==> flow/design.v (excerpt) <==
module top(
    input rst, clk,
    input [11:0] ar, ai, br, bi,
    output [23:0] Pi, Pr
);
    wire PP1_CE, PP2_CE, a_sel, b_sel, add, PI_CE, PR_CE;
    control_unit uut1(
        .clk(clk),
        .rst(rst),
        .a_sel(a_sel),
        .b_sel(b_sel),
        .PP1_CE(PP1_CE),
        .PP2_CE(PP2_CE),
        .add(add),
        .PR_CE(PR_CE),
        .PI_CE(PI_CE)
    );
    datapath uut2(
        .clk(clk),
        .rst(rst),
        .a_sel(a_sel),
        .b_sel(b_sel),
        .PP1_CE(PP1_CE),
        .PP2_CE(PP2_CE),
        .add(add),
        .PR_CE(PR_CE),
        .PI_CE(PI_CE),
        .ar(ar),
        .ai(ai),
        .br(br),
        .bi(bi),
        .Pr(Pr),
        .Pi(Pi)
    );
endmodule
Size: ~1,600 cells after synthesis, roughly 98 I/O pins, ~11,000 sq um of cells after synthesis.
export LEC_CHECK = 0
export ABC_AREA = 1
export CAP_MARGIN = 20
export CORE_MARGIN = 2
export CORE_UTILIZATION = 72
export CTS_CLUSTER_DIAMETER = 390
export CTS_CLUSTER_SIZE = 96
export SETUP_SLACK_MARGIN = -0.38
export SLEW_MARGIN = 20
create_clock -name core_clock -period 3.86 [get_ports {clk}]
run.sh (not shown) runs the stock make flow with config.mk's settings and CLKGATE_MAP_FILE=.
The starting point failed in global routing (5_1_grt) on GRT-0116.
Change:
- ABC_AREA: 1 -> not set
- CORE_UTILIZATION: 72 -> 40
- CTS_CLUSTER_DIAMETER: 390 -> not set
- CTS_CLUSTER_SIZE: 96 -> not set
- SETUP_SLACK_MARGIN: -0.38 -> not set
- clock period: 3.86 -> 6.62 ns (I/O delays scaled with it)
After rerunning: Now the flow finished with timing, DRC and antenna clean; die size came out higher by well over a third; synthesized area came out lower by a few percent; synthesized cell count came out lower by a quarter to a third.
Change:
- CORE_MARGIN: 2 -> 4
- clock period: 6.62 -> 9.76 ns (I/O delays scaled with it)
The changed run passed the timing, design-rule and antenna checks.
Area after synthesis is unchanged.
Register-to-register slack gains 2.5 ns.
Die area goes up by 4.9%.
Final area goes down by 5.0%.
Wire length goes up by 1.2%.
Synthesized cell count stays the same.
Final cell count goes down by 4.8%.
Setup slack gains 1.8 ns.
Change:
- CORE_MARGIN: 4 -> 2
- CORE_UTILIZATION: 40 -> 17
- clock period: 9.76 -> 7.64 ns (I/O delays scaled with it)
After rerunning: Area after synthesis stays the same. Final area went up by 5.5%.
Change:
- CORE_UTILIZATION: 17 -> 58
- CTS_CLUSTER_DIAMETER: not set -> 361
- CTS_CLUSTER_SIZE: not set -> 21
- clock period: 7.64 -> 7.0 ns (I/O delays scaled with it)
After rerunning: The changed run completed with no timing, DRC or antenna violations. Routed wire length is lower by 5.8%. Non-clock buffer count is higher by 41. Setup slack gets worse by 0.19 ns. Cell area is lower by 3.3%. Critical path depth is higher by 2. Core utilization is higher by 49 points. Via count is higher by 3.4%. Final cell count is lower by 26%. Die size is lower by 70%.


## alpha
Starting RTL as in the previous note.
Design top, start of the top module:
module top(
    input rst, clk,
    input [11:0] ar, ai, br, bi,
    output [23:0] Pi, Pr
);
==> flow/config.mk <==
export PLATFORM = sky130hd
export DESIGN_NAME = top
export DESIGN_NICKNAME = top
export VERILOG_FILES = /design/flow/design.v
export SDC_FILE = /design/flow/constraint.sdc
export NUM_CORES = 4
export LEC_CHECK = 0
export ABC_AREA = 1
export CAP_MARGIN = 20
export CELL_PAD_IN_SITES_DETAIL_PLACEMENT = 2
export CELL_PAD_IN_SITES_GLOBAL_PLACEMENT = 3
export CORE_MARGIN = 4
export CORE_UTILIZATION = 54
export CTS_CLUSTER_DIAMETER = 303
export CTS_CLUSTER_SIZE = 81
export GPL_TIMING_DRIVEN = 0
export HOLD_SLACK_MARGIN = 0.19
export MIN_ROUTING_LAYER = met1
export PLACE_DENSITY = 0.76
export SETUP_SLACK_MARGIN = 0.52
export SLEW_MARGIN = 25
==> flow/constraint.sdc <==
create_clock -name core_clock -period 5.16 [get_ports {clk}]
set_input_delay 1.0320 -clock core_clock [delete_from_list [all_inputs] [get_ports {clk}]]
set_output_delay 1.0320 -clock core_clock [all_outputs]
set_load 0.01 [all_outputs]
FAIL alpha @ 3_1_place_gp_skip_io: tool exited with error
The following lists how beta was set up differently from alpha:
Settings: HOLD_SLACK_MARGIN: 0.19 -> unset; CELL_PAD_IN_SITES_DETAIL_PLACEMENT: 2 -> unset; GPL_TIMING_DRIVEN: 0 -> unset; CTS_CLUSTER_DIAMETER: 303 -> unset; SLEW_MARGIN: 25 -> 20; CTS_CLUSTER_SIZE: 81 -> unset; SETUP_SLACK_MARGIN: 0.52 -> unset; MIN_ROUTING_LAYER: met1 -> unset; ABC_AREA: 1 -> unset; CORE_UTILIZATION: 54 -> 66; PLACE_DENSITY: 0.76 -> unset; CELL_PAD_IN_SITES_GLOBAL_PLACEMENT: 3 -> unset; CORE_MARGIN: 4 -> 2; the clock period (ns, I/O delays scaled along): 5.16 -> 5.48.
==> results <==
- [beta] flow finished | final checks: failed | reasons: setup timing
- [compare] base=alpha new=beta: count of state elements after synthesis roughly the same; starting density of the core higher; post-synthesis share of cell area spent on xor and xnor gates higher.
Input-level comparison between gamma and beta:
Settings: CORE_UTILIZATION changed from 66 to 50; the clock period (ns, I/O delays scaled along) changed from 5.48 to 6.62.
- Going from beta to gamma, the worst stage delay on the critical path was found to have gone down by 0.22 ns.
- Against beta, gamma reports a data required time of the critical path that is higher.
- Diff beta -> gamma | met3 routed wirelength | decrease of 5.1 mm
- Changes observed in gamma relative to beta: core occupancy in the finished layout dropped 31 points, worst hold slack decreased 0.039 ns, count of TritonRoute iterations in the first routing pass dropped 1, combinational gate count lower, placed wire-length estimate after detailed placement up 12%.
- Summary of beta and gamma: one run falls short of a clean finish, namely beta.


Starting RTL as in the previous note.
## top
module top(
    input rst, clk,
    input [11:0] ar, ai, br, bi,
    output [23:0] Pi, Pr
);
    wire PP1_CE, PP2_CE, a_sel, b_sel, add, PI_CE, PR_CE;
    control_unit uut1(
        .clk(clk),
        .rst(rst),
        .a_sel(a_sel),
        .b_sel(b_sel),
        .PP1_CE(PP1_CE),
        .PP2_CE(PP2_CE),
        .add(add),
        .PR_CE(PR_CE),
        .PI_CE(PI_CE)
    );
    datapath uut2(
        .clk(clk),
        .rst(rst),
        .a_sel(a_sel),
        .b_sel(b_sel),
        .PP1_CE(PP1_CE),
        .PP2_CE(PP2_CE),
        .add(add),
        .PR_CE(PR_CE),
        .PI_CE(PI_CE),
        .ar(ar),
        .ai(ai),
        .br(br),
        .bi(bi),
        .Pr(Pr),
        .Pi(Pi)
    );
endmodule
Settings: LEC_CHECK=0, ABC_AREA=1, CAP_MARGIN=0, CORE_MARGIN=2, CORE_UTILIZATION=72, CTS_CLUSTER_DIAMETER=391, CTS_CLUSTER_SIZE=13, PLACE_DENSITY_LB_ADDON=0.14, SETUP_SLACK_MARGIN=0.22, SLEW_MARGIN=20, TNS_END_PERCENT=5; clock period 2.19 ns.
The starting point failed in clock tree synthesis (4_1_cts).
==> next run, changes <==
Settings changed: CAP_MARGIN 0 to 20, CTS_CLUSTER_DIAMETER 391 to 287, CTS_CLUSTER_SIZE 13 to 96, PLACE_DENSITY_LB_ADDON 0.14 to not set, SETUP_SLACK_MARGIN 0.22 to -0.35, TNS_END_PERCENT 5 to not set.
Clock period 2.19 ns to 3.86 ns, I/O delays scaled along.
Result: The new run stopped in global routing (5_1_grt), error GRT-0232. Synthesized cell count does not change. Die area stays the same. Area after synthesis does not change.
